--- flow/design.v ---
`timescale 1fs / 1fs
module row_col_cod #(
		     parameter WORD_W = 8,
		     parameter ROW_W = 4,  
			 parameter SIZE = (1<<ROW_W)
		     )
   (
    input 		  rst,
    input 		  en,
    input 		  clk,
    input [WORD_W-1:0] 	  word,
    output reg [SIZE-1:0] r_all_nxt, 
    output reg [SIZE-1:0] row_nxt,
    output reg [SIZE-1:0] col_nxt);
   integer 		  i;
   reg [WORD_W-ROW_W-1:0] 	  r_all_bin, col_bin;
   always @* begin
      r_all_nxt[SIZE-1] = 1'b1;
      r_all_bin = word>>ROW_W;  
      for(i = 0; i < SIZE ; i=i+1)begin
	 if( i < r_all_bin)
	   r_all_nxt[i] = 1'b0;
	 else
	   r_all_nxt[i] = 1'b1;
	 if(i == r_all_bin)
	   row_nxt[i] = 1'b1;
	 else
	   row_nxt[i] = 1'b0;
      end
      col_bin = (word<<ROW_W)>>ROW_W;  
      if(r_all_bin[0] == 0)
	for(i=0; i < SIZE; i = i+1)
	  if(i < col_bin)
	    col_nxt[i] = 1'b1;
	  else
	    col_nxt[i] = 1'b0;
      else
	for(i=(SIZE-1); i >= 0 ; i = i-1)
	  if(i >= (SIZE-col_bin))
	    col_nxt[i] = 1'b1;
	  else
	    col_nxt[i] = 1'b0;
   end
endmodule 
`timescale 1fs / 1fs
module row_col_cod_reg #(
		     parameter WORD_W = 8,
		     parameter ROW_W = 4,  
			 parameter SIZE = (1<<ROW_W)
		     )
   (
    input 		  rst,
    input 		  en,
    input 		  clk,
	input [SIZE-1:0] r_all_nxt, 
    input [SIZE-1:0] row_nxt,
    input [SIZE-1:0] col_nxt,
    output reg [SIZE-1:0] r_all, 
    output reg [SIZE-1:0] row,
    output reg [SIZE-1:0] col);
   always @ (posedge clk, posedge rst) begin 
      if(rst)begin
	 r_all <= 16'd0;
	   col <= 16'd0;
	   row <= 16'd0;
      end
      else if(en)begin
	 r_all <= r_all_nxt;
	 row <= row_nxt;
	 col <= col_nxt;
      end
   end 
endmodule
`timescale 1fs / 1fs
module row_col_cod_5x5 #(
		     parameter MAX = 25  
		     )
   (
    input 		  rst,
    input 		  en,
    input 		  clk,
    input [4:0] 	  word,
    output reg [4:0] r_all, 
    output reg [4:0] row,
    output reg [4:0] col);
    parameter SIZE = 3'd5;  
   integer 		  i;
   reg [4:0] 	  r_all_nxt, row_nxt, col_nxt;
   reg [2:0] 	  r_all_bin; 
   reg [2:0] 	  col_bin;
   always @* begin
	  r_all_nxt[4] = 1'b1;
      r_all_nxt[3:0] = r_all[3:0];
      row_nxt = row;
      r_all_bin = 3'd0;
      col_bin = 3'd0;
      col_nxt = col;
      if(word > MAX)
	 r_all_nxt = {SIZE{1'b1}};
      else begin
	 if(word <= 5'd5)begin
	   r_all_bin = 3'd0;
	   col_bin = word;
	 end
	 else
	   if(word <= 5'd10)begin
	      r_all_bin = 3'd1;
	      col_bin = word - 5'd5;
	   end
	   else
	     if(word <= 5'd15)begin
		r_all_bin = 3'd2;
		col_bin = word - 5'd10;
	     end
	     else
	       if(word <= 5'd20)begin
		  r_all_bin = 3'd3;
		  col_bin = word - 5'd15;
	       end
	       else begin
		  r_all_bin = 3'd4;
		  col_bin = word - 5'd20;
	       end
	 for(i = 0; i < SIZE ; i=i+1)begin
	    if( i < r_all_bin)
	      r_all_nxt[i] = 1'b0;
	    else
	      r_all_nxt[i] = 1'b1;
	    if(i == r_all_bin)
	      row_nxt[i] = 1'b1;
	    else
	      row_nxt[i] = 1'b0;
	 end
	 if(r_all_bin[0] == 0)
	   for(i=0; i < SIZE; i = i+1)
	     if(i < col_bin)
	       col_nxt[i] = 1'b1;
	     else
	       col_nxt[i] = 1'b0;
	 else
	   for(i=(SIZE-1); i >= 0 ; i = i-1)
	     if(i >= (SIZE-col_bin))
	       col_nxt[i] = 1'b1;
	     else
	       col_nxt[i] = 1'b0;
      end
   end
   always @ (posedge clk, posedge rst) begin 
      if(rst)begin
	 r_all <= 5'd0;
	 row <= 5'd0;
	 col <= 5'd0;
      end
      else if(en)begin
	 r_all <= r_all_nxt;
	 row <= row_nxt;
	 col <= col_nxt;
      end
   end 
endmodule  
`timescale 1fs / 1fs
module tdc_digital (
		    input 	  rst,
		    input 	  en,
		    input 	  clk,
		    input [6:0]  counter_in,
		    input [15:0] phase_in,
		    output [11:0] tdc_word);
   reg [6:0]				      counter;
   reg [15:0] 				      phase; 				      
   integer 				      i,j;
   always @ (posedge clk, posedge rst) begin 
      if(rst == 1'b1) begin
	 for (i=0; i<7; i=i+1) 
	   counter[i] <= 1'b0;
	 for (i=0; i<16; i=i+1) 
	   phase[i] <= 1'b0;
      end
      else if(en == 1'b1) begin
	 for (i=0; i<7; i=i+1) 
	   counter[i] <= counter_in[i];
	 for (i=0; i<16; i=i+1) 
	   phase[i] <= phase_in[i];
      end
   end 
   wire [6:0]			      counter_aux,counter_mod;
   reg [6:0] 			      counter_last;
   assign counter_aux = (phase[0] == 1) ? counter-1 : counter;
   assign counter_mod = counter_last - counter_aux;
   reg 				      edge_flag;
   reg  [4:0] 			      edge_index,edge_index_last;
   wire [4:0] 			      phase_shift;
   always @* begin
      edge_flag = 1'b0;
      edge_index = 5'd0;
      for (j=1; j<16; j = j+1) begin
	 if(phase[j-1]==1'b1 && phase[j]==1'b0) begin
	    edge_index = j-1'd1;
	    edge_flag = 1'b1;
	 end
	 if(phase[j-1]==1'b0 && phase[j]==1'b1) begin
	    edge_index = j-1'b1 + 5'd16;
	    edge_flag = 1'b1;
	 end
      end
      if(edge_flag == 1'b0)
	if(phase[5] == 1'b1)
	  edge_index = 5'd15;
	else
	  edge_index = 5'd31;
   end 
   assign tdc_word = (counter_mod<<5) + edge_index - edge_index_last;
   always @ (posedge clk, posedge rst)
     if(rst) begin
	counter_last <= 1'b0;
	edge_index_last <= 1'b0;
	end
     else if(en) begin
       counter_last <= counter_aux;
	edge_index_last <= edge_index;
     end	
endmodule
`timescale 1fs / 1fs
module adpll_ctr0(
    input 	      rst,
    input 	      en,
    input 	      clk,
    input [26-1:0] FCW,
    input [1:0]       adpll_mode,
    output reg 	      channel_lock,
    output 	      channel_sat,
    input 	      data_mod,
    output 	      dco_pd,
    output [4:0]      dco_c_l_rall,
    output [4:0]      dco_c_l_row,
    output [4:0]      dco_c_l_col,
    output [15:0]     dco_c_m_rall,
    output [15:0]     dco_c_m_row,
    output [15:0]     dco_c_m_col,
    output [15:0]     dco_c_s_rall,
    output [15:0]     dco_c_s_row,
    output [15:0]     dco_c_s_col,
    output 	      tdc_pd,
    output 	      tdc_pd_inj,
    input [6:0]       tdc_ripple_count,
    input [15:0]      tdc_phase,
    input [3:0]       alpha_l,
    input [3:0]       alpha_m,
    input [3:0]       alpha_s_rx,
    input [3:0]       alpha_s_tx,
    input [3:0]       beta,
    input [2:0]       lambda_rx,
    input [2:0]       lambda_tx,
    input [1:0]       iir_n_rx,
    input [1:0]       iir_n_tx, 
    input [4:0]       FCW_mod,
    input [4:0]       dco_c_l_word_test,
    input [7:0]       dco_c_m_word_test,
    input [7:0]       dco_c_s_word_test,
    input 	      dco_pd_test,
    input 	      tdc_pd_test,
    input 	      tdc_pd_inj_test		 
		 );
   wire signed [4:0]  dco_c_l_word;
   wire signed [7:0]  dco_c_m_word;
   wire signed [7:0]  dco_c_s_word;
   wire [11:0] 	      tdc_word;
   wire [15:0]     dco_c_m_rall_nxt;
   wire [15:0]     dco_c_m_row_nxt;
   wire [15:0]     dco_c_m_col_nxt;
   wire [15:0]     dco_c_s_rall_nxt;
   wire [15:0]     dco_c_s_row_nxt;
   wire [15:0]     dco_c_s_col_nxt;
   parameter IDLE = 5'b00001, PU = 5'b00010, C_L = 5'b00100, C_M = 5'b01000, C_S = 5'b10000;
   parameter  PD = 2'd0, TEST = 2'd1, RX = 2'd2, TX = 2'd3;
   reg [26-1:0] FCW_last;
   reg [1:0] 	   adpll_mode_last;
   reg [3:0] 	   alpha;
   reg [8:0] 	   time_count, time_count_nxt;
   reg 		   dco_pd_state, dco_pd_state_nxt;
   reg 		   tdc_pd_state, tdc_pd_state_nxt;
   reg 		   tdc_pd_inj_state, tdc_pd_inj_state_nxt;
   reg [4:0] 	   state_rx, state_rx_nxt;
   reg 		   rst_accum, rst_accum_nxt;
   reg 		   rst_lock_detect_nxt, rst_lock_detect;
   reg 		   en_lock_detect_nxt, en_lock_detect;
   reg 		   channel_lock_nxt;
   reg 		   en_integral, en_integral_nxt;
   reg 		   en_mod,en_mod_nxt;
   wire 	   rst_accum_all;
   wire        rst_lock_detect_all;
   wire signed [7:0] 		otw_int_round_sat;
   reg signed [4:0] 		otw_l_fixed, otw_l_fixed_nxt;
   reg signed [7:0] 		otw_m_fixed, otw_m_fixed_nxt;
   reg signed [7:0] 		otw_s_fixed, otw_s_fixed_nxt;
   wire signed [27-1:0] 	      ph_diff;
   wire signed [27-1:0] 	      ph_diff_accum;
   reg signed [27-1:0] 	ph_diff_accum_last;
   wire signed [27-1:0] 	ph_diff_mod;
   wire signed [27-1:0] 	freq_dev;
   wire signed [27-1:0] 	integral;
   wire signed [27-1:0] 	integral_beta;
   reg signed [27-1:0] 	integral_last;
   reg [1:0] 			iir_n;
   reg [2:0] 			lambda;
   wire signed [27-1:0] 	iir_out;
   wire signed [27-1:0] 	iir1_in, iir2_in, iir3_in;
   wire signed [27-1:0] 	iir1_out, iir2_out, iir3_out;
   reg signed [27-1:0] 	iir1_out_last, iir2_out_last, iir3_out_last;
   reg signed [27-1-14:0]      aux1, aux1_nxt, aux2, aux2_nxt;
   reg [4:0] 			      aux1_count, aux1_count_nxt, aux2_count, aux2_count_nxt;
   reg 				      lock_detect, lock_detect_nxt;
   reg signed [27-1-14:0]       lock_detect_word, lock_detect_word_nxt;
   row_col_cod_5x5 row_col_cod_l(
			    .rst(rst),
			    .en(en),
			    .clk(clk),
			    .word((dco_c_l_word[4]==0)?dco_c_l_word+5'd13:
				  dco_c_l_word-5'd19),
			    .r_all(dco_c_l_rall),
			    .row(dco_c_l_row),
			    .col(dco_c_l_col)
			    );
   row_col_cod row_col_cod_m(
			    .rst(rst),
			    .en(en),
			    .clk(clk),
			    .word({~dco_c_m_word[7],dco_c_m_word[6:0]}), 
			    .r_all_nxt(dco_c_m_rall_nxt),
			    .row_nxt(dco_c_m_row_nxt),
			    .col_nxt(dco_c_m_col_nxt)
			    );
   row_col_cod_reg row_col_cod_reg_m(
			    .rst(rst),
			    .en(en),
			    .clk(clk),
				.r_all_nxt(dco_c_m_rall_nxt),
			    .row_nxt(dco_c_m_row_nxt),
			    .col_nxt(dco_c_m_col_nxt),
			    .r_all(dco_c_m_rall),
			    .row(dco_c_m_row),
			    .col(dco_c_m_col)
			    );
   row_col_cod row_col_cod_s(
			    .rst(rst),
			    .en(en),
			    .clk(clk),
			    .word({~dco_c_s_word[7],dco_c_s_word[6:0]}),
			    .r_all_nxt(dco_c_s_rall_nxt),
			    .row_nxt(dco_c_s_row_nxt),
			    .col_nxt(dco_c_s_col_nxt)
			    );
   row_col_cod_reg row_col_cod_reg_s(
			    .rst(rst),
			    .en(en),
			    .clk(clk),
				.r_all_nxt(dco_c_s_rall_nxt),
			    .row_nxt(dco_c_s_row_nxt),
			    .col_nxt(dco_c_s_col_nxt),
			    .r_all(dco_c_s_rall),
			    .row(dco_c_s_row),
			    .col(dco_c_s_col)
			    );
   tdc_digital tdc_digital0(
			  .clk(clk),
			  .rst(rst),
			  .en(en),
			  .counter_in(tdc_ripple_count),
			  .phase_in(tdc_phase),
			  .tdc_word(tdc_word));
   assign dco_pd = (adpll_mode == TEST)? dco_pd_test : dco_pd_state;
   assign tdc_pd = (adpll_mode == TEST)? tdc_pd_test : tdc_pd_state;
   assign tdc_pd_inj = (adpll_mode == TEST)? tdc_pd_inj_test : tdc_pd_inj_state;
   assign ph_diff = FCW - {tdc_word,{{(14){1'b0}}}};
   assign freq_dev = (data_mod == 1'b1)? 
		     {{{(12+1){1'b0}}},FCW_mod,{{(14-5){1'b0}}}}:
		     ~{{{(12+1){1'b0}}},FCW_mod,{{(14-5){1'b0}}}}+1;
   assign ph_diff_mod = (en_mod==1'b0)? ph_diff: ph_diff + freq_dev;
   assign ph_diff_accum = ph_diff_accum_last + ph_diff_mod;
   assign rst_accum_all = rst | rst_accum;
   always @ (posedge clk, posedge rst_accum_all)
     if(rst_accum_all)
       ph_diff_accum_last <= 27'd0;
     else if(en)
       ph_diff_accum_last <= ph_diff_accum;
   assign integral = iir_out + integral_last;
   assign integral_beta = integral >>> beta;
   always @ (posedge clk, posedge rst_accum_all)
      if(rst_accum_all)
         integral_last <= 27'd0;
      else if(en&en_integral) 
	          integral_last <= integral;
   assign iir1_in = ph_diff_accum;
   assign iir1_out = (iir1_in>>>lambda)-(iir1_out_last>>>lambda)+iir1_out_last;
   assign iir2_in = iir1_out;
   assign iir2_out = (iir2_in>>>lambda)-(iir2_out_last>>>lambda)+iir2_out_last;
   assign iir3_in = iir2_out;
   assign iir3_out = (iir3_in>>>lambda)-(iir3_out_last>>>lambda)+iir3_out_last;
   assign iir_out = iir_n[1] ? (iir_n[0] ? iir3_out : iir2_out) :
		    (iir_n[0] ? iir1_out : iir1_in);
   always @ (posedge clk, posedge rst_accum_all )
     if(rst_accum_all) begin
	iir1_out_last <= 27'd0;
	iir2_out_last <= 27'd0;
	iir3_out_last <= 27'd0;
     end
     else if(en) begin
	iir1_out_last <= iir1_out;
	iir2_out_last <= iir2_out;
	iir3_out_last <= iir3_out;
     end 
   wire signed [27-1:0] 	ntw;
   wire signed [27-1:0] 	otw;
   wire [14-1:0] 		otw_frac;
   wire signed [27-1-14:0] otw_int;
   wire signed [27-1-14:0] otw_int_round; 
   assign ntw = (en_integral == 1'b1)? integral_beta + (iir_out >>> alpha) :
		iir_out >>> alpha;
   assign otw = (ntw << 7);
   assign otw_int = otw[27-1:14];
   assign otw_int_round = (otw[13]) ? otw_int + 1 : otw_int;
   assign otw_int_round_sat = (state_rx == C_L)? ((otw_int_round > 16'sd12 ) ? 8'sd12 :
   			      ((otw_int_round < -16'sd13 ) ? -8'sd13:otw_int_round )) : 
			      (otw_int_round > 16'sd127 ) ? 8'sd127 :
			      ((otw_int_round < -16'sd128 ) ? -8'sd128: otw_int_round); 
   assign dco_c_l_word = (adpll_mode == TEST)? dco_c_l_word_test :
			 (((state_rx == C_L) && ~rst_accum )? otw_int_round_sat :
			  otw_l_fixed);
   assign dco_c_m_word = (adpll_mode == TEST)? dco_c_m_word_test :
			 (((state_rx == C_M) && ~rst_accum )? otw_int_round_sat :
			 otw_m_fixed);
   assign dco_c_s_word = (adpll_mode == TEST)? dco_c_s_word_test :
			 (((state_rx == C_S) && ~rst_accum )? otw_int_round_sat :
			 otw_s_fixed);
   assign channel_sat = (dco_c_s_word == -8'sd128) || (dco_c_s_word == 8'sd127);
   always @ * begin
      state_rx_nxt = state_rx;
      otw_l_fixed_nxt = otw_l_fixed;
      otw_m_fixed_nxt = otw_m_fixed;
      otw_s_fixed_nxt = otw_s_fixed;
      time_count_nxt = time_count;
      dco_pd_state_nxt = dco_pd_state;
      tdc_pd_state_nxt = tdc_pd_state;
      tdc_pd_inj_state_nxt = tdc_pd_inj_state;  
      rst_accum_nxt = rst_accum;
      rst_lock_detect_nxt = rst_lock_detect;
      en_lock_detect_nxt = en_lock_detect;
      alpha = alpha_s_rx;
      channel_lock_nxt = channel_lock;
      en_integral_nxt = en_integral;
      lambda = lambda_rx;
      iir_n = 2'd0;
      en_mod_nxt = en_mod;
      if( (FCW != FCW_last) || (adpll_mode != adpll_mode_last))
	state_rx_nxt = IDLE;
      else
	case(state_rx)
	  IDLE:
	    begin
	       time_count_nxt = 9'd0;
	       otw_l_fixed_nxt = 5'sd0;
	       otw_m_fixed_nxt = 8'sd0;
	       otw_s_fixed_nxt = 8'sd0;
	       en_lock_detect_nxt = 1'b0;
	       rst_lock_detect_nxt = 1'b1;
	       channel_lock_nxt = 1'b0;
	       en_integral_nxt = 1'b0;
	       en_mod_nxt = 1'b0;
	       if(adpll_mode == PD) begin
		  dco_pd_state_nxt = 1'b1;
		  tdc_pd_state_nxt = 1'b1;
		  tdc_pd_inj_state_nxt = 1'b1;
	       end
	       if(adpll_mode == RX || adpll_mode == TX )
		 state_rx_nxt = PU;
	    end
	  PU: 
	    begin
	       time_count_nxt = time_count + 9'd1;
	       dco_pd_state_nxt = 1'b0;
	       case(time_count)
		 6'd16: tdc_pd_state_nxt = 1'b0;
		 6'd48: tdc_pd_inj_state_nxt = 1'b0;
		 7'd112:
		   begin 
		      state_rx_nxt = C_L;
		      rst_accum_nxt = 1'b1;
		      time_count_nxt = 9'd0; 
		   end
	       endcase
	    end 
	  C_L:  
	    begin
	       rst_accum_nxt = 1'b0;
	       rst_lock_detect_nxt = 1'b0;
	       alpha = alpha_l;
	       en_lock_detect_nxt = 1'b1;
	       if(lock_detect & (~rst_lock_detect))begin
		  otw_l_fixed_nxt = lock_detect_word;	      
		  state_rx_nxt = C_M;
		  rst_accum_nxt = 1'b1;
		  rst_lock_detect_nxt = 1'b1;
	       end
	    end 
	  C_M:  
	    begin
	       rst_accum_nxt = 1'b0;
	       alpha = alpha_m;
	       rst_lock_detect_nxt = 1'b0;
	       if(lock_detect & (~rst_lock_detect))begin		  
		  otw_m_fixed_nxt = lock_detect_word;  
		  state_rx_nxt = C_S;
		  rst_accum_nxt = 1'b1;
		  en_lock_detect_nxt = 1'b0;
	       end
	    end 
	  C_S:  
	    begin 
	       case(adpll_mode)
		 RX: 
		   begin
		      rst_accum_nxt = 1'b0;
		      alpha = alpha_s_rx;
		      iir_n = iir_n_rx;
		      lambda = lambda_rx;
		      time_count_nxt = time_count + 9'd1;
		      if(beta > 4'd0)
			en_integral_nxt = 1'b1;
		      case(time_count)
			9'd480: channel_lock_nxt = 1'b1;   
		      endcase 
		   end 
		 TX:
		   begin
		      rst_accum_nxt = 1'b0;
		      alpha = alpha_s_tx;
		      iir_n = iir_n_tx;
		      lambda = lambda_tx;
		      time_count_nxt = time_count + 9'd1;
		      case(time_count)
			9'd480: channel_lock_nxt = 1'b1;   
		      endcase
		      if(channel_lock == 1'b1) 
			en_mod_nxt = 1'b1;
		   end	 
	       endcase
	    end
	endcase  
   end
   always @ (posedge clk, posedge rst)
     if(rst)begin
	state_rx <= IDLE;
	time_count <= 9'd0;
	dco_pd_state <= 1'b1;
	tdc_pd_state <= 1'b1;
	tdc_pd_inj_state <= 1'b1;
	rst_accum <= 1'b0;
	otw_l_fixed <= 5'sd0;
	otw_m_fixed <= 8'sd0;
	otw_s_fixed <= 8'sd0;
	en_lock_detect <= 1'b0;
	rst_lock_detect <= 1'b0;
	channel_lock <= 1'b0;
	en_integral <= 1'b0;
	en_mod <= 1'b0;
	FCW_last <= 26'd0;
	adpll_mode_last <= 2'd0;
     end
     else if(en)begin
	state_rx <= state_rx_nxt;
	time_count <= time_count_nxt;
	dco_pd_state <= dco_pd_state_nxt;
	tdc_pd_state <= tdc_pd_state_nxt;
	tdc_pd_inj_state <= tdc_pd_inj_state_nxt;
   	rst_accum <= rst_accum_nxt;
	otw_l_fixed <= otw_l_fixed_nxt;
	otw_m_fixed <= otw_m_fixed_nxt;
	otw_s_fixed <= otw_s_fixed_nxt;
	en_lock_detect <= en_lock_detect_nxt;
	rst_lock_detect <= rst_lock_detect_nxt ;
	channel_lock <= channel_lock_nxt;
	en_integral <= en_integral_nxt;
	en_mod <= en_mod_nxt;
	FCW_last <= FCW;
	adpll_mode_last <= adpll_mode;
     end 
   always @ * begin
      aux1_nxt = aux1;
      aux2_nxt = aux2;
      aux1_count_nxt = aux1_count;
      aux2_count_nxt = aux2_count;
      lock_detect_nxt = lock_detect;
      lock_detect_word_nxt = lock_detect_word;
      if(otw_int_round_sat == aux1) begin
	 aux1_count_nxt = aux1_count_nxt + 4'd1;
	 if(aux1_count_nxt == 4'd15 || (state_rx == C_L && aux1_count_nxt == 5'd8 )  )begin
	    lock_detect_nxt = 1'b1;
	    lock_detect_word_nxt = aux1;
	 end
      end
      else 
	if(otw_int_round_sat == aux2) begin
	   aux2_count_nxt = aux2_count_nxt + 4'd1;
	   if(aux2_count_nxt == 4'd15 || (state_rx == C_L && aux1_count_nxt == 5'd8 ) )begin
	      lock_detect_nxt = 1'b1;
	      lock_detect_word_nxt = aux2;   
	   end	   
	end
	else begin
	   aux1_nxt = otw_int_round;
	   aux1_count_nxt = 4'd1;
	   aux2_nxt = aux1;
	   aux2_count_nxt = aux1_count;
	end 
   end 
   assign rst_lock_detect_all  = rst|rst_lock_detect;
   always @ (posedge clk, posedge rst_lock_detect_all)
     if(rst_lock_detect_all)begin
	aux1 <= {(27-14){1'b1}};
     aux2 <= {(27-14){1'b1}};
     aux1_count <=4'h0;
     aux2_count <= 4'h0;
     lock_detect <= 1'b0;
     lock_detect_word <= {(27-14){1'b1}};
  end
     else if(en & en_lock_detect)begin
	aux1 <= aux1_nxt;
	aux2 <= aux2_nxt;
	aux1_count <= aux1_count_nxt;
	aux2_count <= aux2_count_nxt;
	lock_detect <= lock_detect_nxt;
	lock_detect_word <= lock_detect_word_nxt;
     end
endmodule 
`timescale 1fs / 1fs
module adpll_ctr
   (
    input                     rst,
    input                     clk,
    input                     valid,
    input [5-1:0] address,
    input [26-1:0] wdata,
    input                     wstrb,
    output [1:0]              rdata,
    output reg                ready,
    input                     data_mod,  
    output                    dco_pd,
    output reg [1:0]          dco_osc_gain,
    output [4:0]              dco_c_l_rall,
    output [4:0]              dco_c_l_row,
    output [4:0]              dco_c_l_col,
    output [15:0]             dco_c_m_rall,
    output [15:0]             dco_c_m_row,
    output [15:0]             dco_c_m_col,
    output [15:0]             dco_c_s_rall,
    output [15:0]             dco_c_s_row,
    output [15:0]             dco_c_s_col,
    output                    tdc_pd,
    output                    tdc_pd_inj,
    output reg [2:0]          tdc_ctr_freq,
    input [6:0]               tdc_ripple_count,
    input [15:0]              tdc_phase
    );
   always @(posedge clk, posedge rst) begin
     if (rst)
       ready <= 1'b0;
     else
       ready <= valid;
   end
   reg                        rst_soft;
   reg [26-1:0]            FCW;
   reg [1:0]                  adpll_mode;
   reg                        en;
   reg [3:0]                  alpha_l;
   reg [3:0]                  alpha_m;
   reg [3:0]                  alpha_s_rx;
   reg [3:0]                  alpha_s_tx;
   reg [3:0]                  beta;
   reg [2:0]                  lambda_rx;
   reg [2:0]                  lambda_tx;
   reg [1:0]                  iir_n_rx;
   reg [1:0]                  iir_n_tx;
   reg [4:0]                  FCW_mod;
   reg signed [4:0]           dco_c_l_word_test;
   reg signed [7:0]           dco_c_m_word_test;
   reg signed [7:0]           dco_c_s_word_test;
   reg                        dco_pd_test;
   reg                        tdc_pd_test;
   reg                        tdc_pd_inj_test;
   wire                       rst_int;
   assign rst_int = rst | rst_soft;
   wire                       channel_lock;
   wire                       channel_sat;
   assign rdata = (address == (5'd0))? {{1'b0}, channel_lock}:
                  (address == (5'd23))? {{1'b0}, channel_sat}:
                  {2'b11};
   always @ (posedge clk, posedge rst) begin
     if (rst) begin
        rst_soft <= 1'b0;
        FCW <= 26'h2620000;  
        adpll_mode <= 2'b0;
        en <= 1'b0;
        alpha_l <= 4'd14;
        alpha_m <= 4'd8;
        alpha_s_rx <= 4'd7;
        alpha_s_tx <= 4'd4;
        beta <= 4'd0;
        lambda_rx <= 3'd2;
        lambda_tx <= 3'd2;
        iir_n_rx <= 2'd3;
        iir_n_tx <= 2'd2;
        FCW_mod <= 5'b01001;  
        dco_c_l_word_test <= 5'sd0;
        dco_c_m_word_test <= 8'sd0;
        dco_c_s_word_test <= 8'sd0;
        dco_pd_test <= 1'b1;
        tdc_pd_test <= 1'b1;
        tdc_pd_inj_test <= 1'b1;
        tdc_ctr_freq <= 3'b100;
        dco_osc_gain <= 2'b10;
     end else if (valid & wstrb) begin
        case (address)
          (5'd1): rst_soft <= wdata[0];
          (5'd2): FCW <= wdata[26-1:0];
          (5'd3): adpll_mode <= wdata[1:0];
          (5'd4): en <= wdata[0];
          (5'd5): alpha_l <= wdata[3:0];
          (5'd6): alpha_m <= wdata[3:0];
          (5'd7): alpha_s_rx <= wdata[3:0];
          (5'd8): alpha_s_tx <= wdata[3:0];
          (5'd9): beta <= wdata[3:0];
          (5'd10): lambda_rx <= wdata[2:0];
          (5'd11): lambda_tx <= wdata[2:0];
          (5'd12): iir_n_rx <= wdata[1:0];
          (5'd13): iir_n_tx <= wdata[1:0];
          (5'd14): FCW_mod <= wdata[4:0];
          (5'd15): dco_c_l_word_test <= wdata[4:0];
          (5'd16): dco_c_m_word_test <= wdata[7:0];
          (5'd17): dco_c_s_word_test <= wdata[7:0];
          (5'd18): dco_pd_test <= wdata[0];
          (5'd19): tdc_pd_test <= wdata[0];
          (5'd20): tdc_pd_inj_test <= wdata[0];
          (5'd21): tdc_ctr_freq <= wdata[2:0];
          (5'd22): dco_osc_gain <= wdata[1:0];
          default:;
        endcase
     end
   end
   adpll_ctr0 adpll_ctr0
     (
	  .clk               (clk),
	  .rst               (rst_int),
	  .en                (en),
	  .FCW               (FCW[26-1:0]),
	  .adpll_mode        (adpll_mode[1:0]),
	  .data_mod          (data_mod),
	  .tdc_ripple_count  (tdc_ripple_count[6:0]),
	  .tdc_phase         (tdc_phase[15:0]),
	  .alpha_l           (alpha_l[3:0]),
	  .alpha_m           (alpha_m[3:0]),
	  .alpha_s_rx        (alpha_s_rx[3:0]),
	  .alpha_s_tx        (alpha_s_tx[3:0]),
	  .beta              (beta[3:0]),
	  .lambda_rx         (lambda_rx[2:0]),
	  .lambda_tx         (lambda_tx[2:0]),
	  .iir_n_rx          (iir_n_rx[1:0]),
	  .iir_n_tx          (iir_n_tx[1:0]),
	  .FCW_mod           (FCW_mod[4:0]),
	  .dco_c_l_word_test (dco_c_l_word_test[4:0]),
	  .dco_c_m_word_test (dco_c_m_word_test[7:0]),
	  .dco_c_s_word_test (dco_c_s_word_test[7:0]),
	  .dco_pd_test       (dco_pd_test),
	  .tdc_pd_test       (tdc_pd_test),
	  .tdc_pd_inj_test   (tdc_pd_inj_test),
	  .channel_lock      (channel_lock),
	  .channel_sat       (channel_sat),
	  .dco_pd            (dco_pd),
	  .dco_c_l_rall      (dco_c_l_rall[4:0]),
	  .dco_c_l_row       (dco_c_l_row[4:0]),
	  .dco_c_l_col       (dco_c_l_col[4:0]),
	  .dco_c_m_rall      (dco_c_m_rall[15:0]),
	  .dco_c_m_row       (dco_c_m_row[15:0]),
	  .dco_c_m_col       (dco_c_m_col[15:0]),
	  .dco_c_s_rall      (dco_c_s_rall[15:0]),
	  .dco_c_s_row       (dco_c_s_row[15:0]),
	  .dco_c_s_col       (dco_c_s_col[15:0]),
	  .tdc_pd            (tdc_pd),
	  .tdc_pd_inj        (tdc_pd_inj)
      );
endmodule
--- flow/run.sh ---
#!/bin/bash
# the make line also repeats each setting of config.mk as NAME=value (left out here)
make -C /OpenROAD-flow-scripts/flow DESIGN_CONFIG=/design/flow/config.mk WORK_HOME=/design/flow/orfs CLKGATE_MAP_FILE= finish
--- flow/config.mk ---
export PLATFORM = sky130hd
export DESIGN_NAME = adpll_ctr
export DESIGN_NICKNAME = adpll_ctr
export VERILOG_FILES = /design/flow/design.v
export SDC_FILE = /design/flow/constraint.sdc
export NUM_CORES = 4
export LEC_CHECK = 0
export ABC_AREA = 1
export CAP_MARGIN = 20
export CORE_MARGIN = 2
export CORE_UTILIZATION = 72
export CTS_CLUSTER_DIAMETER = 374
export CTS_CLUSTER_SIZE = 97
export PLACE_DENSITY = 0.84
export SLEW_MARGIN = 20
export TNS_END_PERCENT = 10
--- flow/constraint.sdc ---
create_clock -name core_clock -period 24.9 [get_ports {clk}]
set_input_delay 4.9800 -clock core_clock [delete_from_list [all_inputs] [get_ports {clk}]]
set_output_delay 4.9800 -clock core_clock [all_outputs]
set_load 0.01 [all_outputs]
==> results of run 1 <==
layer usage:
metal  global-route usage  overflow
met1                0.879        32
met2                 1.02       547
met3                0.816        55
met4                0.951       305
met5                0.649         4
stage by stage:
step	setup WS [ns]	hold WS [ns]	setup TNS, ns
floorplan	-0.531	0.430	-0.531
global placement	-3.97	0.450	-5.60
detailed placement	-4.72	0.468	-23.09
CTS	-2.61	0.507	-32.03
what timing repair did:
action / in CTS
buffers inserted: 90
gates resized: 319
pin swaps: 140
endpoints found under the setup margin: 13
==> impl_metrics.csv, run 1 <==
group,metric,value,unit
synthesis,post_synth_most_frequent_cells,"nand2_1, inv_1, o21ai_0",
synthesis,synthArstFlopShare,1.00,
synthesis,synthDistinctLibCells,85,
die,die_w,247,um
outcome,failing_step,"global routing",
synthesis,top_logic_kind,"simple AND/OR/NAND/NOR gates",
outcome,first-error,"[ERROR GRT-0232] Routing congestion too high. Check the congestion heatmap in the GUI.",
grt,grt.total_usage,0.910,
clocking,cts_inserted_buffers,8,
synthesis,yosys.area_share.adder,0.106,
clocking,cts.path.max_buffers,3,
clocking,ctsRootBufferMaster,"clkbuf_16",
placement,dp.cells,7917,
die,floorplan.core_area,58800,um2
die,fp_util,0.725,
synthesis,top_area_frac,0.247,
clocking,h-tree-depth,1,
synthesis,ys_sh_aoi,0.182,
synthesis,most_common_cell,"nand2_1",
synthesis,number_of_cell_instances_after_yosys_synthesis,6307,
synthesis,ys_sh_xor,0.0374,
synthesis,synth.yosys.chip_area,42600,um2
synthesis,synth.yosys.warnings,6,
synthesis,yosys-mux-area-fraction,0.0265,
die,dieArea,61100,um2
grt,grt-ovfl-total,943,
synthesis,synthSimpleGateAreaFrac,0.263,
synthesis,yosysSeqAreaShare,0.285,
synthesis,synth_area_leader_cell,"dfrtp_1",
placement,place_congestion,1.06,
synthesis,dominantRegCellSynth,"dfrtp_1",
synthesis,synth-seq-cells,482,
die,top_level_ports,181,
synthesis,floorplan.nets,6678,
synthesis,synth-edff-count,0,
die,floorplan.rows,89,
synthesis,post_synthesis_cells,6307,
placement,detailed_place_hpwl,116000,um
outcome,run_status,"aborted with a tool error",
die,die_h,247,um
synthesis,largest_cells_by_area_after_synthesis,"dfrtp_1, nand2_1, o21ai_0",
clocking,cts.hold.buffers_added,0,
synthesis,syn_area,42600,um2
placement,place.port_buffers,180,
placement,placement.cell_area,51600,um2
clocking,cts.sink_count,482,
synthesis,avgSynthCellArea,6.76,um2
==> run 2: changes to the inputs <==
CELL_PAD_IN_SITES_GLOBAL_PLACEMENT = 1   (was unset)
CORE_MARGIN = 8   (was 2)
CORE_UTILIZATION = 41   (was 72)
CTS_CLUSTER_DIAMETER = 322   (was 374)
CTS_CLUSTER_SIZE = unset   (was 97)
MAX_ROUTING_LAYER = met4   (was unset)
PLACE_DENSITY = 0.54   (was 0.84)
SETUP_SLACK_MARGIN = 0.12   (was unset)
TNS_END_PERCENT = 40   (was 10)
clock period = 40.0 ns   (was 24.9 ns; I/O delays follow)
==> run 2 against run 1 <==
Effect of this change:
- now clean on timing, DRC and antenna
- synthesized cell count did not move
- area after synthesis unchanged
- die size up 87%
==> impl_metrics.csv, run 2 <==
group,metric,value,unit
placement,place.port_buffers,180,
setup_path,crit_family,"AND-OR/OR-AND gates",
final_timing,grt_setup_unrepaired,"no",
clocking,ctsRootBufferMaster,"clkbuf_16",
synthesis,ys_sh_xor,0.0374,
clocking,cts.path.max_buffers,3,
synthesis,largest_cells_by_area_after_synthesis,"dfrtp_1, nand2_1, o21ai_0",
placement,dp.cells,7668,
final_timing,final_period_demand_of_the_worst_path,37.57,ns
clocking,clock_latency,0.64,ns
final_timing,clock-skew-final,0.0325,ns
grt,grt_pass1_vias,40600,
setup_path,worst_r2r_setup_slack,15.15,ns
die,dieArea,114000,um2
setup_path,crit_path_frequent_cell,"nand2_1",
synthesis,yosys-mux-area-fraction,0.0265,
min_path,min-delay-start,"adpll_ctr0.dco_pd_state",
setup_path,worst_setup_path_start_kind,"input pin",
setup_path,setup.worst_path.class,"input pin to output port",
route,first_iter_violations,2923,
grt,grt_start_max_net_pins,136,
min_path,worstHoldPathCells,2,
synthesis,synth-seq-cells,482,
grt,grt_antenna_before_repair,5,
die,floorplan.core_area,103000,um2
synthesis,dominantRegCellSynth,"dfrtp_1",
job,warnings,54,
layout,area_growth,12.2,%
layout,finalNetCount,6728,
final_timing,worstMarginPinSlew,1.11,ns
placement,detailed_place_hpwl,119000,um
setup_path,worstPathMaxFanout,7,
die,fp_util,0.412,
synthesis,yosysSeqAreaShare,0.285,
synthesis,post_synth_most_frequent_cells,"nand2_1, inv_1, o21ai_0",
min_path,worst_hold_path.endpoint,"adpll_ctr0.dco_pd_state",
synthesis,synthArstFlopShare,1.00,
route,avgViaCountPerCell,5.28,
clocking,post_cts_resize_count,0,
clocking,tritoncts,"done",
synthesis,synthSimpleGateAreaFrac,0.263,
synthesis,synth-edff-count,0,
synthesis,synth.yosys.warnings,6,
setup_path,r2r.worst_path.cells,155,
final_timing,slew_violations,0,
route,routed_wire_length_per_instance,19.6,um
layout,stdcell_count,7795,
clocking,h-tree-depth,3,
synthesis,yosys.area_share.adder,0.106,
synthesis,synthDistinctLibCells,85,
final_timing,post-route-worst-setup-slack,2.43,ns
die,top_level_ports,181,
final_timing,finalCritPeriodShare,0.939,
clocking,postCtsSetupRepairBufs,0,
setup_path,crit_startpoint,"data_mod",
die,die_h,338,um
job,max_cap_violations,0,
final_timing,timing.fmax,0.0266,GHz
clocking,cts.sink_count,482,
route,detailroute.via_count,41200,
final_timing,final-hold-violation-count,0,
setup_path,cp.depth,130,
clocking,cts_inserted_buffers,67,
setup_path,worst_path_max_delay_cell,"o21ai_0",
placement,place_congestion,0.935,
setup_path,timing_endpoint_of_the_critical_path,"rdata[0]",
final_timing,totalNegativeSetupSlack,0,ns
synthesis,ys_sh_aoi,0.182,
synthesis,post_synthesis_cells,6307,
grt,grt.total_usage,0.268,
synthesis,most_common_cell,"nand2_1",
final_timing,max-slew-margin-rel,0.259,
setup_path,worst_r2r_endpoint,"adpll_ctr0.row_col_cod_l.col[2]",
route,drt-total-wl,153000,um
setup_path,worst_setup_path_end_kind,"output port",
die,die_w,338,um
setup_path,r2r-start,"adpll_ctr0.tdc_digital0.phase[1]",
synthesis,synth.yosys.chip_area,42600,um2
grt,first_pass_grt_wire_length,240000,um
setup_path,critPathMaxStageDelay,0.63,ns
synthesis,top_area_frac,0.247,
clocking,clk_transition_reported_paths,0.06,ns
route,antenna_violating_nets_post_route,0,
synthesis,avgSynthCellArea,6.76,um2
synthesis,synth_area_leader_cell,"dfrtp_1",
synthesis,number_of_cell_instances_after_yosys_synthesis,6307,
outcome,run_status,"timing/DRC/antenna clean",
die,floorplan.rows,118,
route,drtPass1Iterations,6,
setup_path,crit_required,32.00,ns
clocking,cts.hold.buffers_added,0,
final_timing,finalSetupViolCount,0,
synthesis,floorplan.nets,6678,
min_path,hold_path.class,"register to register",
synthesis,top_logic_kind,"simple AND/OR/NAND/NOR gates",
setup_path,cp.buffers_inverters,16,
grt,grt-ovfl-total,0,
synthesis,syn_area,42600,um2
route,post-route-drc-count,0,
placement,post_placement_worst_setup_slack,1.80,ns
setup_path,crit_arrival,29.57,ns
run 2: through the flow:
| step | utilization | hold WS, ns | cell area (um2) |
|---|---|---|---|
| detailed placement | 0.440 | 0.456 | 45500 |
| floorplan | - | 0.430 | 42600 |
| CTS | 0.462 | 0.465 | 47800 |
| global route | 0.463 | 0.475 | 47800 |
| global placement | 0.440 | 0.455 | 45500 |
| finish | 0.463 | 0.464 | 47800 |
run 2: layer usage:
layer,vias up,global-route usage,wire (um)
li1,20700,-,-
met1,19300,0.349,69900
met2,989,0.424,69000
met3,205,0.0517,9450
met4,0,0.0755,4480
met5,-,-,0
run 2: area by class of cell:
| type | count | area, um2 |
|---|---|---|
| Multi-Input combinational cell | 4728 | 26300 |
| Fill cell | 11000 | 55500 |
| Inverter | 861 | 3250 |
| Antenna cell | 5 | 12.5 |
| Sequential cell | 482 | 12100 |
| Clock inverter | 28 | 315 |
| Clock buffer | 94 | 1930 |
| Timing Repair Buffer | 217 | 2090 |
| Tap cell | 1380 | 1730 |
==> run 3: changes to the inputs <==
ABC_AREA = unset   (was 1)
CELL_PAD_IN_SITES_DETAIL_PLACEMENT = 1   (was unset)
CELL_PAD_IN_SITES_GLOBAL_PLACEMENT = unset   (was 1)
CORE_MARGIN = 10   (was 8)
CORE_UTILIZATION = 40   (was 41)
CTS_CLUSTER_DIAMETER = unset   (was 322)
MAX_ROUTING_LAYER = unset   (was met4)
MIN_ROUTING_LAYER = met2   (was unset)
PLACE_DENSITY = 0.43   (was 0.54)
SETUP_SLACK_MARGIN = 5.0   (was 0.12)
TNS_END_PERCENT = unset   (was 40)
==> run 3 against run 2 <==
Effect of this change:
- wire length is 32% higher
- global-route usage up 19 points
- die size grew 12%
- utilization up 4.8 points
- largest cell class unchanged
- critical path type unchanged
- clock skew up 0.016 ns
- sequential share of layout area shrank 4.6 points
==> impl_metrics.csv, run 3 <==
group,metric,value,unit
die,floorplan.rows,124,
die,die_h,359,um
final_timing,final-hold-violation-count,0,
layout,final.fill_count,13200,
final_timing,timing.fmax,0.0279,GHz
min_path,worstHoldPathCells,1,
setup_path,worst_setup_path_end_kind,"output port",
final_timing,clock-skew-final,0.0481,ns
grt,grt_start_max_net_pins,159,
job,warnings,61,
final_timing,max-slew-margin-rel,0.142,
placement,place_congestion,0.998,
synthesis,top_logic_kind,"AND-OR/OR-AND gates",
grt,grt_antenna_before_repair,5,
synthesis,synth.yosys.warnings,6,
synthesis,yosysSeqAreaShare,0.265,
layout,finalNetCount,6403,
route,drtPass1Iterations,14,
clocking,cts.sink_count,482,
synthesis,synth-edff-count,0,
synthesis,floorplan.nets,6024,
clocking,h-tree-depth,3,
final_timing,totalNegativeSetupSlack,0,ns
grt,grt.total_usage,0.456,
synthesis,synthDistinctLibCells,121,
synthesis,ys_sh_aoi,0.242,
synthesis,yosys.area_share.adder,0.0989,
setup_path,timing_endpoint_of_the_critical_path,"rdata[0]",
setup_path,worstPathMaxFanout,8,
clocking,cts.path.max_buffers,3,
setup_path,setup.worst_path.class,"input pin to output port",
final_timing,worstMarginPinSlew,1.28,ns
clocking,ctsRootBufferMaster,"clkbuf_16",
placement,detailed_place_hpwl,141000,um
layout,postLayoutCellArea,58300,um2
route,detailroute.via_count,64100,
setup_path,crit_family,"AND-OR/OR-AND gates",
setup_path,crit_startpoint,"data_mod",
setup_path,worst_setup_path_start_kind,"input pin",
clocking,tritoncts,"done",
die,die_w,359,um
die,top_level_ports,181,
synthesis,synthArstFlopShare,1.00,
clocking,clk_transition_reported_paths,0.05,ns
die,floorplan.core_area,114000,um2
synthesis,synth.yosys.chip_area,45800,um2
synthesis,post_synth_most_frequent_cells,"nand2_1, nor2_1, a21oi_1",
setup_path,worst_r2r_setup_slack,13.82,ns
synthesis,avgSynthCellArea,8.11,um2
final_timing,grt_setup_unrepaired,"yes",
synthesis,dominantRegCellSynth,"dfrtp_1",
synthesis,yosys-mux-area-fraction,0.108,
placement,place.port_buffers,180,
route,antenna_violating_nets_post_route,0,
grt,grt_pass1_vias,72800,
setup_path,r2r-start,"adpll_ctr0.tdc_digital0.phase[2]",
synthesis,syn_area,45800,um2
final_timing,finalCritPeriodShare,0.896,
layout,area_growth,27.1,%
setup_path,crit_path_frequent_cell,"a21o_1",
setup_path,crit_required,32.00,ns
synthesis,most_common_cell,"nand2_1",
synthesis,synth-seq-cells,482,
final_timing,final_period_demand_of_the_worst_path,35.86,ns
synthesis,number_of_cell_instances_after_yosys_synthesis,5653,
clocking,cts.hold.buffers_added,0,
setup_path,r2r.worst_path.cells,130,
grt,grt-ovfl-total,0,
setup_path,worst_path_max_delay_cell,"fa_1",
synthesis,synthSimpleGateAreaFrac,0.181,
die,dieArea,129000,um2
setup_path,cp.depth,106,
clocking,cts_inserted_buffers,68,
setup_path,crit_arrival,27.86,ns
die,fp_util,0.402,
placement,placement.cell_area,49500,um2
grt,first_pass_grt_wire_length,301000,um
final_timing,post-route-worst-setup-slack,4.14,ns
synthesis,top_area_frac,0.229,
final_timing,finalSetupViolCount,0,
setup_path,cp.buffers_inverters,16,
clocking,clock_latency,0.71,ns
route,avgViaCountPerCell,8.39,
outcome,run_status,"timing/DRC/antenna clean",
placement,post_placement_worst_setup_slack,-0.652,ns
min_path,min-delay-start,"adpll_ctr0.row_col_cod_l.r_all[4]",
synthesis,post_synthesis_cells,5653,
final_timing,slew_violations,0,
route,drt-total-wl,202000,um
job,max_cap_violations,0,
synthesis,synth_area_leader_cell,"dfrtp_1",
route,routed_wire_length_per_instance,26.5,um
min_path,hold_path.class,"register to register",
setup_path,worst_r2r_endpoint,"adpll_ctr0.row_col_cod_l.col[4]",
route,first_iter_violations,12200,
synthesis,ys_sh_xor,0.0441,
synthesis,largest_cells_by_area_after_synthesis,"dfrtp_1, ha_1, mux2_2",
min_path,worst_hold_path.endpoint,"adpll_ctr0.row_col_cod_l.r_all[4]",
route,post-route-drc-count,0,
setup_path,critPathMaxStageDelay,0.57,ns
==> run 3: what timing repair did <==
item / CTS / global route
pin swaps: 201 / 176
setup endpoints to repair: 1 / 1
resized: 562 / 292
setup buffers: 199 / 101
gates cloned: 1 / 0
==> run 3: per-layer routing <==
metal  GRT usage  wire length [um]
met1           -                 0
met2       0.523             96300
met3       0.598             81800
met4       0.134             21500
met5       0.215              2750
==> run 3: metrics by stage <==
| stage | utilization | hold slack [ns] | std cells |
|---|---|---|---|
| 5_1_grt | 0.511 | 0.495 | 7621 |
| 6_report | 0.511 | 0.464 | 7637 |
| 2_1_floorplan | - | 0.449 | 5653 |
| 4_1_cts | 0.490 | 0.467 | 7492 |
| 3_3_place_gp | 0.434 | 0.452 | 7170 |
| 3_5_place_dp | 0.434 | 0.454 | 7170 |
==> run 3: final cells by class <==
type | count | area (um2) | area share
Clock inverter | 22 | 338 | 0.00580
Clock buffer | 100 | 1950 | 0.0335
Multi-Input combinational cell | 4462 | 35100 | 0.603
Sequential cell | 482 | 12100 | 0.208
Antenna cell | 41 | 103 | 0.00176
Inverter | 394 | 1490 | 0.0255
Timing Repair Buffer | 624 | 5240 | 0.0899
Tap cell | 1512 | 1890 | 0.0325
==> run 4: changes to the inputs <==
CAP_MARGIN = 25   (was 20)
CELL_PAD_IN_SITES_DETAIL_PLACEMENT = unset   (was 1)
CORE_MARGIN = 2   (was 10)
CORE_UTILIZATION = 58   (was 40)
MAX_ROUTING_LAYER = met4   (was unset)
MIN_ROUTING_LAYER = met1   (was met2)
PLACE_DENSITY = unset   (was 0.43)
SETUP_SLACK_MARGIN = unset   (was 5.0)
TNS_END_PERCENT = 5   (was unset)
clock period = 24.5 ns   (was 40.0 ns; I/O delays follow)
==> run 4 against run 3 <==
Effect of this change:
- the layout now fails its checks (setup timing)
- count of clock-buffer cells in the layout is 30 lower
- die size is 37% lower
- largest cell class unchanged
- first-iteration DRC count is 56% lower
- area after synthesis stayed put
- setup slack worse by 8.9 ns
- design area is 12% higher
- final cell count is 8.0% higher
- global-route usage is 1.4 points lower
==> impl_metrics.csv, run 4 <==
group,metric,value,unit
outcome,run_status,"finished with violations",
outcome,layout.failed_checks,"setup timing",
clocking,clock_latency,0.66,ns
setup_path,worst_setup_path_start_kind,"input pin",
final_timing,max-slew-margin-rel,0.226,
route,drt-total-wl,185000,um
clocking,clk_transition_reported_paths,0.06,ns
placement,dp.cells,7929,
final_timing,grt_setup_unrepaired,"yes",
final_timing,slew_violations,0,
setup_path,worst_path_max_delay_cell,"fa_1",
die,die_h,285,um
setup_path,crit_required,19.60,ns
synthesis,synth-seq-cells,482,
synthesis,ys_sh_xor,0.0441,
synthesis,ys_sh_aoi,0.242,
setup_path,worst_setup_path_end_kind,"output port",
route,drtPass1Iterations,7,
route,antenna_violating_nets_post_route,0,
placement,place.port_buffers,180,
layout,area_growth,42.1,%
min_path,hold_path.class,"register to asynchronous set/reset pin",
layout,final_core_util,0.829,
clocking,cts.path.max_buffers,3,
placement,post_placement_worst_setup_slack,-6.54,ns
synthesis,synthArstFlopShare,1.00,
die,floorplan.rows,103,
final_timing,clock-skew-final,0.0411,ns
final_timing,finalCritPeriodShare,1.19,
die,floorplan.core_area,78600,um2
synthesis,yosys.area_share.adder,0.0989,
grt,grt.total_usage,0.442,
clocking,ctsRootBufferMaster,"clkbuf_16",
setup_path,cp.depth,101,
synthesis,number_of_cell_instances_after_yosys_synthesis,5653,
setup_path,critPathMaxStageDelay,0.53,ns
setup_path,worst_r2r_setup_slack,-0.11,ns
route,post-route-drc-count,0,
synthesis,top_area_frac,0.229,
layout,stdcell_count,8250,
clocking,cts.sink_count,482,
synthesis,post_synthesis_cells,5653,
setup_path,crit_family,"AND-OR/OR-AND gates",
job,max_cap_violations,0,
setup_path,crit_startpoint,"data_mod",
synthesis,top_logic_kind,"AND-OR/OR-AND gates",
grt,grt_pass1_vias,50700,
route,detailroute.via_count,51900,
setup_path,setup.worst_path.class,"input pin to output port",
final_timing,final_period_demand_of_the_worst_path,29.24,ns
route,routed_wire_length_per_instance,22.5,um
synthesis,most_common_cell,"nand2_1",
placement,detailed_place_hpwl,130000,um
final_timing,finalSetupViolCount,48,
synthesis,synthSimpleGateAreaFrac,0.181,
final_timing,final-hold-violation-count,0,
final_timing,totalNegativeSetupSlack,-27.04,ns
clocking,cts.hold.buffers_added,0,
die,top_level_ports,181,
grt,first_pass_grt_wire_length,279000,um
synthesis,yosys-mux-area-fraction,0.108,
synthesis,synth_area_leader_cell,"dfrtp_1",
layout,finalNetCount,7521,
setup_path,worstPathMaxFanout,7,
job,warnings,59,
clocking,tritoncts,"done",
synthesis,largest_cells_by_area_after_synthesis,"dfrtp_1, ha_1, mux2_2",
setup_path,r2r.worst_path.cells,135,
synthesis,synth.yosys.warnings,6,
setup_path,crit_arrival,24.34,ns
synthesis,synth-edff-count,0,
die,fp_util,0.583,
synthesis,dominantRegCellSynth,"dfrtp_1",
setup_path,r2r-start,"adpll_ctr0.tdc_digital0.phase[1]",
setup_path,timing_endpoint_of_the_critical_path,"rdata[0]",
setup_path,crit_path_frequent_cell,"a21o_1",
final_timing,worstMarginPinSlew,1.16,ns
route,avgViaCountPerCell,6.29,
placement,place_congestion,1.06,
synthesis,syn_area,45800,um2
setup_path,cp.buffers_inverters,13,
grt,grt_antenna_before_repair,3,
synthesis,avgSynthCellArea,8.11,um2
grt,grt-ovfl-total,0,
die,dieArea,81300,um2
clocking,cts_inserted_buffers,57,
synthesis,synth.yosys.chip_area,45800,um2
final_timing,post-route-worst-setup-slack,-4.74,ns
synthesis,yosysSeqAreaShare,0.265,
final_timing,timing.fmax,0.0342,GHz
die,die_w,285,um
setup_path,worst_r2r_endpoint,"adpll_ctr0.row_col_cod_l.col[0]",
synthesis,floorplan.nets,6024,
grt,grt_start_max_net_pins,179,
route,first_iter_violations,5375,
synthesis,synthDistinctLibCells,121,
synthesis,post_synth_most_frequent_cells,"nand2_1, nor2_1, a21oi_1",
clocking,h-tree-depth,2,
## run 4: repair_timing
| item | in CTS | in global routing |
|---|---|---|
| pin swaps | 193 | 182 |
| gates cloned | 2 | 0 |
| endpoints found under the setup margin | 152 | 151 |
| gates resized | 384 | 247 |
| buffers inserted | 146 | 65 |
## run 4: through the flow
step	hold slack (ns)	area, um2
2_1_floorplan	0.449	46400
3_3_place_gp	0.462	58500
3_5_place_dp	0.465	58600
4_1_cts	0.482	63500
5_1_grt	0.383	65200
6_report	0.341	65200
## run 4: area by class of cell
type                            count  area [um2]
Multi-Input combinational cell   4461       34200
Tap cell                         1050        1310
Clock buffer                       70        1560
Antenna cell                        3        7.51
Sequential cell                   482       12100
Fill cell                        4982       13500
Timing Repair Buffer             1754       14000
Clock inverter                     36         495
Inverter                          394        1490
## run 4: metal layers
metal  GRT usage  share of wire  vias to the layer above
li1            -              -                    23300
met1       0.534           0.38                    24800
met2       0.675           0.44                     2917
met3      0.0884          0.098                      805
met4       0.283          0.079                        0
met5           -              0                        -
==> run 5: changes to the inputs <==
CAP_MARGIN = 5   (was 25)
CORE_ASPECT_RATIO = 0.71   (was unset)
CORE_UTILIZATION = 71   (was 58)
CTS_CLUSTER_DIAMETER = 297   (was unset)
CTS_CLUSTER_SIZE = 40   (was unset)
MIN_ROUTING_LAYER = unset   (was met1)
PLACE_DENSITY = 0.6   (was unset)
TNS_END_PERCENT = unset   (was 5)
clock period = 18.6 ns   (was 24.5 ns; I/O delays follow)
==> run 5 against run 4 <==
Effect of this change:
- area after synthesis unchanged
- synthesized cell count unchanged
- the run now fails in clock tree synthesis
- die size is 18% lower
==> impl_metrics.csv, run 5 <==
group,metric,value,unit
synthesis,largest_cells_by_area_after_synthesis,"dfrtp_1, ha_1, mux2_2",
synthesis,post_synth_most_frequent_cells,"nand2_1, nor2_1, a21oi_1",
synthesis,synth-edff-count,0,
synthesis,top_area_frac,0.229,
synthesis,floorplan.nets,6024,
synthesis,number_of_cell_instances_after_yosys_synthesis,5653,
placement,place.port_buffers,180,
die,top_level_ports,181,
outcome,run_status,"aborted with a tool error",
synthesis,dominantRegCellSynth,"dfrtp_1",
placement,placement.cell_area,59300,um2
outcome,failing_step,"clock tree synthesis",
die,fp_util,0.718,
die,die_h,218,um
synthesis,synth.yosys.chip_area,45800,um2
placement,place_congestion,1.12,
synthesis,ys_sh_aoi,0.242,
synthesis,synthSimpleGateAreaFrac,0.181,
synthesis,avgSynthCellArea,8.11,um2
synthesis,synth_area_leader_cell,"dfrtp_1",
synthesis,synth-seq-cells,482,
synthesis,most_common_cell,"nand2_1",
synthesis,syn_area,45800,um2
synthesis,synth.yosys.warnings,6,
die,floorplan.rows,78,
synthesis,yosys-mux-area-fraction,0.108,
placement,post_placement_worst_setup_slack,-10.02,ns
die,dieArea,66600,um2
die,die_w,306,um
die,floorplan.core_area,63800,um2
synthesis,ys_sh_xor,0.0441,
synthesis,synthDistinctLibCells,121,
synthesis,yosysSeqAreaShare,0.265,
synthesis,post_synthesis_cells,5653,
synthesis,synthArstFlopShare,1.00,
synthesis,yosys.area_share.adder,0.0989,
placement,detailed_place_hpwl,150000,um
synthesis,top_logic_kind,"AND-OR/OR-AND gates",
outcome,first-error,"[ERROR DPL-0033] detailed placement checks failed during check placement.",
## run 5: metrics by stage
| stage | utilization | instances | TNS (ns) |
|---|---|---|---|
| global placement | 0.929 | 7821 | -796.44 |
| floorplan | - | 5653 | -552.42 |
| detailed placement | 0.929 | 7821 | -980.24 |
==> run 6: changes to the inputs <==
CAP_MARGIN = 20   (was 5)
CORE_ASPECT_RATIO = unset   (was 0.71)
CORE_UTILIZATION = 40   (was 71)
CTS_CLUSTER_DIAMETER = unset   (was 297)
CTS_CLUSTER_SIZE = unset   (was 40)
MAX_ROUTING_LAYER = unset   (was met4)
clock period = 52.0 ns   (was 18.6 ns; I/O delays follow)
==> run 6 against run 5 <==
Effect of this change:
- now clean on timing, DRC and antenna
- synthesized cell count is the same
- area after synthesis unchanged
- die size grew 76%
==> impl_metrics.csv, run 6 <==
group,metric,value,unit
layout,postLayoutCellArea,51100,um2
final_timing,worstMarginPinSlew,1.13,ns
synthesis,yosys.area_share.adder,0.0989,
final_timing,final_period_demand_of_the_worst_path,46.55,ns
layout,comb_area,31100,um2
clocking,clock_latency,0.70,ns
grt,grt_pass1_vias,41200,
grt,grt_start_max_net_pins,159,
synthesis,synthDistinctLibCells,121,
die,top_level_ports,181,
route,post-route-drc-count,0,
layout,layout.area.seq,12100,um2
synthesis,post_synth_most_frequent_cells,"nand2_1, nor2_1, a21oi_1",
synthesis,dominantRegCellSynth,"dfrtp_1",
job,warnings,52,
synthesis,ys_sh_aoi,0.242,
synthesis,synth_area_leader_cell,"dfrtp_1",
final_timing,max-slew-margin-rel,0.242,
synthesis,top_logic_kind,"AND-OR/OR-AND gates",
clocking,cts_inserted_buffers,59,
layout,final_core_util,0.448,
synthesis,syn_area,45800,um2
setup_path,cp.depth,102,
final_timing,post-route-worst-setup-slack,5.45,ns
clocking,cts.sink_count,482,
setup_path,worst_path_max_delay_cell,"a2111oi_1",
synthesis,yosysSeqAreaShare,0.265,
grt,grt-ovfl-total,0,
layout,finalNetCount,6029,
synthesis,largest_cells_by_area_after_synthesis,"dfrtp_1, ha_1, mux2_2",
die,fp_util,0.402,
min_path,min-delay-start,"adpll_ctr0.row_col_cod_reg_s.r_all[7]",
route,avgViaCountPerCell,5.94,
placement,place.port_buffers,180,
synthesis,synth-seq-cells,482,
setup_path,worst_setup_path_end_kind,"output port",
placement,post_placement_worst_setup_slack,5.60,ns
final_timing,final-hold-violation-count,0,
setup_path,crit_path_frequent_cell,"o21ai_0",
clocking,h-tree-depth,2,
synthesis,post_synthesis_cells,5653,
min_path,worstHoldPathCells,1,
synthesis,synthArstFlopShare,1.00,
synthesis,ys_sh_xor,0.0441,
route,first_iter_violations,3792,
die,floorplan.core_area,114000,um2
setup_path,worst_setup_path_start_kind,"input pin",
final_timing,finalCritPeriodShare,0.895,
grt,grt_antenna_before_repair,0,
setup_path,critPathMaxStageDelay,0.80,ns
synthesis,synthSimpleGateAreaFrac,0.181,
setup_path,cp.buffers_inverters,8,
synthesis,synth.yosys.warnings,6,
clocking,cts.path.max_buffers,3,
grt,first_pass_grt_wire_length,246000,um
placement,placement.cell_area,49000,um2
synthesis,most_common_cell,"nand2_1",
final_timing,slew_violations,0,
setup_path,crit_startpoint,"data_mod",
setup_path,crit_required,41.60,ns
setup_path,r2r.worst_path.cells,121,
clocking,cts.hold.buffers_added,0,
setup_path,worst_r2r_endpoint,"adpll_ctr0.row_col_cod_l.col[4]",
setup_path,worst_r2r_setup_slack,22.66,ns
setup_path,crit_arrival,36.15,ns
synthesis,top_area_frac,0.229,
min_path,hold_path.class,"register to register",
synthesis,number_of_cell_instances_after_yosys_synthesis,5653,
grt,grt.total_usage,0.264,
setup_path,setup.worst_path.class,"input pin to output port",
clocking,post_cts_resize_count,0,
die,floorplan.rows,124,
route,drt-total-wl,158000,um
min_path,worst_hold_path.endpoint,"adpll_ctr0.row_col_cod_reg_s.r_all[7]",
layout,final.fill_count,11500,
setup_path,timing_endpoint_of_the_critical_path,"rdata[0]",
synthesis,synth.yosys.chip_area,45800,um2
synthesis,yosys-mux-area-fraction,0.108,
setup_path,crit_family,"AND-OR/OR-AND gates",
outcome,run_status,"timing/DRC/antenna clean",
placement,place_congestion,0.982,
synthesis,floorplan.nets,6024,
placement,detailed_place_hpwl,121000,um
clocking,postCtsSetupRepairBufs,0,
setup_path,r2r-start,"adpll_ctr0.tdc_digital0.phase[2]",
route,diodes,0,
clocking,ctsRootBufferMaster,"clkbuf_16",
die,dieArea,117000,um2
synthesis,avgSynthCellArea,8.11,um2
final_timing,clock-skew-final,0.0525,ns
synthesis,synth-edff-count,0,
clocking,clk_transition_reported_paths,0.06,ns
final_timing,grt_setup_unrepaired,"no",
setup_path,worstPathMaxFanout,12,
final_timing,totalNegativeSetupSlack,0,ns
clocking,tritoncts,"done",
job,max_cap_violations,0,
route,antenna_violating_nets_post_route,0,
layout,area_growth,11.5,%
route,routed_wire_length_per_instance,21.9,um
route,detailroute.via_count,42900,
final_timing,finalSetupViolCount,0,
die,die_w,343,um
route,drtPass1Iterations,6,
die,die_h,343,um
final_timing,timing.fmax,0.0215,GHz
==> run 6: area by class of cell <==
type,instances,area share
well taps,1512,0.0370
clock inverters,29,0.00830
clock buffers,83,0.0334
multi-input cells,4461,0.607
inverters,394,0.0290
flip-flops and latches,482,0.238
repair buffers,260,0.0474
==> run 6: layer usage <==
metal  global-route usage  wire length (um)
met4               0.0932              6070
met5                    0                 0
met3               0.0377              9400
met1                0.351             69100
met2                0.436             73300
==> run 6: per-stage QoR <==
stage / instances / hold slack (ns)
after floorplan: 5653 / 0.449
after global placement: 7109 / 0.452
after CTS: 7221 / 0.479
after global routing: 7221 / 0.488
after detailed placement: 7109 / 0.463
final: 7221 / 0.477
==> run 7: changes to the inputs <==
CORE_UTILIZATION = 44   (was 40)
clock period = 24.4 ns   (was 52.0 ns; I/O delays follow)
==> run 7 against run 6 <==
Effect of this change:
- now fails the layout checks on setup timing
- critical path depth rose by 6
- register-to-register slack lost 22 ns
- first-iteration DRC count rose by 11%
- via count increased by 16%
- final cell count grew 19%
- clock skew down 0.013 ns
- global-route usage up 5.8 points
- design area is 30% higher
- count of clock-buffer cells in the layout is 7 higher
- wire length is 14% higher
- highest routed layer is now met5
==> impl_metrics.csv, run 7 <==
group,metric,value,unit
setup_path,r2r-start,"adpll_ctr0.tdc_digital0.phase[1]",
synthesis,synth-seq-cells,482,
final_timing,slew_violations,0,
final_timing,finalCritPeriodShare,1.19,
setup_path,timing_endpoint_of_the_critical_path,"rdata[0]",
final_timing,worstMarginPinSlew,1.18,ns
final_timing,finalSetupViolCount,23,
die,top_level_ports,181,
route,antenna_violating_nets_post_route,0,
setup_path,worst_r2r_endpoint,"adpll_ctr0.row_col_cod_l.col[4]",
outcome,run_status,"finished with violations",
clocking,clk_transition_reported_paths,0.07,ns
clocking,cts.path.max_buffers,3,
final_timing,final_period_demand_of_the_worst_path,29.03,ns
final_timing,max-slew-margin-rel,0.213,
placement,place.port_buffers,180,
synthesis,most_common_cell,"nand2_1",
grt,grt_start_max_net_pins,136,
job,warnings,59,
synthesis,syn_area,45800,um2
setup_path,worst_setup_path_start_kind,"input pin",
synthesis,synth_area_leader_cell,"dfrtp_1",
synthesis,ys_sh_xor,0.0441,
layout,area_growth,44.9,%
synthesis,synth.yosys.warnings,6,
route,avgViaCountPerCell,5.77,
setup_path,crit_required,19.52,ns
synthesis,post_synthesis_cells,5653,
setup_path,crit_arrival,24.15,ns
synthesis,synthDistinctLibCells,121,
die,die_w,327,um
final_timing,totalNegativeSetupSlack,-14.80,ns
synthesis,yosys.area_share.adder,0.0989,
synthesis,synth-edff-count,0,
setup_path,crit_family,"AND-OR/OR-AND gates",
setup_path,crit_startpoint,"data_mod",
route,drtPass1Iterations,8,
clocking,ctsRootBufferMaster,"clkbuf_16",
final_timing,clock-skew-final,0.0397,ns
synthesis,top_logic_kind,"AND-OR/OR-AND gates",
synthesis,yosysSeqAreaShare,0.265,
job,max_cap_violations,0,
die,die_h,327,um
synthesis,synthSimpleGateAreaFrac,0.181,
clocking,cts_inserted_buffers,61,
final_timing,timing.fmax,0.0344,GHz
synthesis,top_area_frac,0.229,
outcome,layout.failed_checks,"setup timing",
setup_path,setup.worst_path.class,"input pin to output port",
placement,detailed_place_hpwl,134000,um
synthesis,avgSynthCellArea,8.11,um2
synthesis,post_synth_most_frequent_cells,"nand2_1, nor2_1, a21oi_1",
layout,postLayoutCellArea,66400,um2
die,dieArea,107000,um2
final_timing,hold-worst-slack,0.467,ns
setup_path,worst_r2r_setup_slack,0.59,ns
setup_path,worst_setup_path_end_kind,"output port",
synthesis,synthArstFlopShare,1.00,
setup_path,critPathMaxStageDelay,0.59,ns
synthesis,dominantRegCellSynth,"dfrtp_1",
min_path,worstHoldPathCells,1,
route,routed_wire_length_per_instance,20.9,um
min_path,worst_hold_path.endpoint,"adpll_ctr0.row_col_cod_l.r_all[4]",
final_timing,post-route-worst-setup-slack,-4.63,ns
run 7: through the flow:
stage	utilization	setup slack [ns]	std cells
CTS	0.616	-4.38	8539
global placement	0.572	-6.10	8298
global route	0.642	-5.36	8629
finish	0.642	-4.63	8629
detailed placement	0.572	-6.29	8298
floorplan	-	-3.54	5653
run 7: what timing repair did:
action | 4_1_cts | 5_1_grt
endpoints found under the setup margin | 150 | 151
cloned | 1 | 2
pin swaps | 223 | 198
buffers inserted | 126 | 97
gates resized | 331 | 435
run 7: layout make-up:
| cell class | count | area, um2 |
|---|---|---|
| clock inverters | 25 | 323 |
| repair buffers | 1797 | 14400 |
| inverters | 394 | 1490 |
| multi-input cells | 4461 | 34600 |
| clock buffers | 90 | 1780 |
| well taps | 1380 | 1730 |
| fillers | 8788 | 37100 |
| flip-flops and latches | 482 | 12100 |
run 7: routing by layer:
| layer | GRT usage | vias to the layer above | part of all wire |
|---|---|---|---|
| met4 | 0.124 | 2 | 0.045 |
| li1 | - | 23400 | - |
| met5 | 0 | - | 0.000061 |
| met1 | 0.415 | 24200 | 0.42 |
| met3 | 0.0469 | 402 | 0.063 |
| met2 | 0.542 | 1735 | 0.48 |
